==> violet: inputs <==
==> flow/design.v <==
module p_datapath
	(clk, counter, data_ina, data_inb, data_rdy,key_ina, key_inb, cipher_out);
input clk, data_ina, data_inb;
input [1:0] data_rdy;
input [7:0] counter;
input [63:0] key_ina, key_inb;	
output [127:0] cipher_out;
wire [63:0] Xout_a, Xout_b, Yout_a, Yout_b;
data_share2 share_a(.clk(clk), .data_rdy(data_rdy), .counter(counter[0]), .data_in(data_ina), 
						 .key_in(key_ina), .X_out(Xout_a), .Y_out(Yout_a), .Y_in(Yout_b));				 
data_share2 share_b(.clk(clk), .data_rdy(data_rdy), .counter(counter[0]), .data_in(data_inb), 
						 .key_in(key_inb), .X_out(Xout_b), .Y_out(Yout_b), .Y_in(Yout_a));
wire [127:0] res1, res2;
reg sel1, sel2;
always @(*) begin
	if (134 <= counter) begin
		sel1 <= 1;
		sel2 <= 1;
	end
	else begin		
		sel1 <= 0;
		sel2 <= 0;
	end
end
quick_mux_128 SHARE_A_OUT_MUX_128( .in1({Xout_a, Yout_a}), .in2(128'd0), .out(res1), .sel(sel1) );
quick_mux_128 SHARE_B_OUT_MUX_128( .in1({Xout_b, Yout_b}), .in2(128'd0), .out(res2), .sel(sel2) );
assign cipher_out = res1 ^ res2;
endmodule  
module data_share2(clk, data_rdy, counter, data_in,key_in, X_out, Y_out, Y_in);
input clk, counter, data_in;
input [63:0] key_in;
input [1:0] data_rdy;	
input [63:0] Y_in;
output [63:0] X_out, Y_out;
reg [63:0] X, Y;
wire [63:0] XL1_1, XL2_1, XL8_1;
assign XL1_1 = {X[62:0], X[63]}; 
assign XL2_1 = {X[61:0], X[63:62]}; 
assign XL8_1 = {X[55:0], X[63:56]}; 
wire [63:0] YL1_1, YL8_2;
assign YL1_1 = {Y[62:0], Y[63]}; 
assign YL8_2 = {Y_in[55:0], Y_in[63:56]}; 
wire [63:0] sout1, sout2;
sub1 s1(Y, XL2_1, XL8_1, XL1_1, sout1);
sub1 s2(X, key_in, YL1_1, YL8_2, sout2);
always@(posedge clk)
begin
   if(data_rdy ==1) begin
		{X, Y} <= {data_in, X, Y[63:1]};
	end
	else if(data_rdy ==3) begin			
		if (counter == 1'b0) begin							
			X <= sout1 ;
			Y <= X;
		end
		else begin
			X <= sout2;
		end
	end
end
assign X_out = X;
assign Y_out = Y;
endmodule
module sub1(i1, i2, i3, i4, o1);
input [63:0] i1, i2, i3, i4;
output [63:0] o1;
wire [63:0] andout;
and4 a1(i3[3:0], i4[3:0], andout[3:0]);
and4 a2(i3[7:4], i4[7:4], andout[7:4]);
and4 a3(i3[11:8], i4[11:8], andout[11:8]);
and4 a4(i3[15:12], i4[15:12], andout[15:12]);
and4 a5(i3[19:16], i4[19:16], andout[19:16]);
and4 a6(i3[23:20], i4[23:20], andout[23:20]);
and4 a7(i3[27:24], i4[27:24], andout[27:24]);
and4 a8(i3[31:28], i4[31:28], andout[31:28]);
and4 a9(i3[35:32], i4[35:32], andout[35:32]);
and4 a10(i3[39:36], i4[39:36], andout[39:36]);
and4 a11(i3[43:40], i4[43:40], andout[43:40]);
and4 a12(i3[47:44], i4[47:44], andout[47:44]);
and4 a13(i3[51:48], i4[51:48], andout[51:48]);
and4 a14(i3[55:52], i4[55:52], andout[55:52]);
and4 a15(i3[59:56], i4[59:56], andout[59:56]);
and4 a16(i3[63:60], i4[63:60], andout[63:60]);
assign o1 = i1 ^ i2 ^ andout;
endmodule
module and4(a1, a2, andout);
input [3:0] a1,a2;
output [3:0] andout;
assign andout = a1 & a2;
endmodule
module quick_mux_128(in1, in2, out, sel);
input [127:0] in1,in2;
input sel;
output [127:0] out;
assign out = sel?(in1):in2;
endmodule	
`timescale 1ns / 1ps
module p_keysch10(clk, counter, data_in, data_rdy, key_out);
input clk, data_in;
input [1:0] data_rdy;
input [7:0] counter;
output [63:0] key_out;
reg [63:0] KX, KY;
localparam [0:67] Z = 68'b10101111011100000011010010011000101000010001111110010110110011101011;
localparam [63:0] c = 64'hfffffffffffffffc;
always@(posedge clk)
begin
	if(data_rdy == 2) begin
		{KX, KY} <= {data_in, KX, KY[63:1]};
	end
	else if(data_rdy == 3) begin
		if(counter[0] == 1'b1) begin
			KX <= c ^ Z[counter[7:1]] ^ KY ^ {KX[2:0],KX[63:3]} ^ {KX[3:0],KX[63:4]};
			KY <= KX;
		end
	end
end
assign key_out = KY ;
endmodule
`timescale 1ns / 1ps
module p_keysch11(clk, counter, data_in, data_rdy, key_out);
input clk, data_in;
input [1:0] data_rdy;
input [7:0] counter;
output [63:0] key_out;
reg [63:0] KX, KY;
always@(posedge clk)
begin
	if(data_rdy ==2) begin
		{KX, KY} <= {data_in, KX, KY[63:1]};
	end
	else if(data_rdy ==3) begin
		if(counter[0] == 1'b1) begin
			KX <= KY ^ {KX[2:0],KX[63:3]} ^ {KX[3:0],KX[63:4]};
			KY <= KX;
		end
	end
end
assign key_out = KY ;
endmodule
`timescale 1ns / 1ps
module simon2share(clk, data_ina, data_inb, data_rdy, cipher_out, Done);
input clk;
input data_ina, data_inb;
input [1:0] data_rdy;
output [127:0] cipher_out;
output reg Done;
reg [7:0] counter;
wire [63:0] keya, keyb;
always@(posedge clk)
begin
	if(data_rdy==0) begin
		counter <= 0;
	end
	else if(data_rdy ==3) begin			
		counter <= counter + 1;
	end
end
always @(posedge clk) begin
	if(data_rdy == 3 && (counter == 135))
		Done <= 1;			
	else
		Done <= 0;
end
p_datapath mydatapath(.clk(clk), .counter(counter), 
							 .data_ina(data_ina), .data_inb(data_inb),
							 .data_rdy(data_rdy), 
							 .key_ina(keya), .key_inb(keyb), 
							 .cipher_out(cipher_out));
p_keysch10 mykeysch_a(.clk(clk), .counter(counter), 
							 .data_in(data_ina), .data_rdy(data_rdy), .key_out(keya));
p_keysch11 mykeysch_b(.clk(clk), .counter(counter), 
							 .data_in(data_inb), .data_rdy(data_rdy), .key_out(keyb));						 
endmodule
==> flow/run.sh <==
#!/bin/bash
# the make line also repeats each setting of config.mk as NAME=value (left out here)
make -C /OpenROAD-flow-scripts/flow DESIGN_CONFIG=/design/flow/config.mk WORK_HOME=/design/flow/orfs CLKGATE_MAP_FILE= finish
==> flow/config.mk <==
export PLATFORM = sky130hd
export DESIGN_NAME = simon2share
export DESIGN_NICKNAME = simon2share
export VERILOG_FILES = /design/flow/design.v
export SDC_FILE = /design/flow/constraint.sdc
export NUM_CORES = 4
export LEC_CHECK = 0
export CAP_MARGIN = 0
export CORE_MARGIN = 2
export CORE_UTILIZATION = 72
export CTS_CLUSTER_SIZE = 14
export PLACE_DENSITY = 0.6
export SLEW_MARGIN = 30
export TNS_END_PERCENT = 65
==> flow/constraint.sdc <==
create_clock -name core_clock -period 2.5 [get_ports {clk}]
set_input_delay 0.5000 -clock core_clock [delete_from_list [all_inputs] [get_ports {clk}]]
set_output_delay 0.5000 -clock core_clock [all_outputs]
set_load 0.01 [all_outputs]
==> amber (differences from violet) <==
- CAP_MARGIN: 0 -> 20
- CORE_UTILIZATION: 72 -> 19
- CTS_CLUSTER_SIZE: 14 -> unset
- SLEW_MARGIN: 30 -> 20
- TNS_END_PERCENT: 65 -> unset
==> flow/constraint.sdc (replaced) <==
create_clock -name core_clock -period 4.5 [get_ports {clk}]
set_input_delay 0.9000 -clock core_clock [delete_from_list [all_inputs] [get_ports {clk}]]
set_output_delay 0.9000 -clock core_clock [all_outputs]
set_load 0.01 [all_outputs]
==> impl_metrics.ini <==
; generated from flow reports
[pwr]
internal_power_mw = 26.60
power_switching_mw = 16.68
vdd_drop_max_v = 0.0007625
clk-power_mw = 8.39
seq_power_share_pct = 39.7

[sta]
worst_slack_ns = -0.3853
setup_viol = 128
grt_setup_unrepaired = true

[outcome]
status = failed layout checks
violations = setup timing

[cells_and_area]
final_nets = 3586
nFillCells = 2446

[drt]
viasPerCell = 6.226
routed_wl_mm = 97.63
met3WireLength_mm = 10.68
route.vias.total = 26287
drt_first_pass_iters = 7
antenna_cells = 0

[setup_path]
cp_max_fo = 6

[global_routing]
use_met2_pct = 65.75
-- figures above: violet

==> impl_metrics.ini <==
; generated from flow reports
[pwr]
vdd_drop_max_v = 0.0003293
internal_power_mw = 13.98
clk-power_mw = 4.29
power_switching_mw = 9.059
seq_power_share_pct = 44.5

[cells_and_area]
nFillCells = 18542
final_nets = 3413

[yosys]
top_logic_kind = XOR/XNOR gates

[sta]
worst_slack_ns = 0.3163
setup_viol = 0
grt_setup_unrepaired = false

[outcome]
status = finished clean

[drt]
met3WireLength_mm = 5.069
routed_wl_mm = 100.4
viasPerCell = 4.091
antenna_cells = 1
route.vias.total = 23550
drt_first_pass_iters = 6

[clock_tree]
clock_latency_ns = 0.64

[setup_path]
cp_max_fo = 74
-- figures above: amber

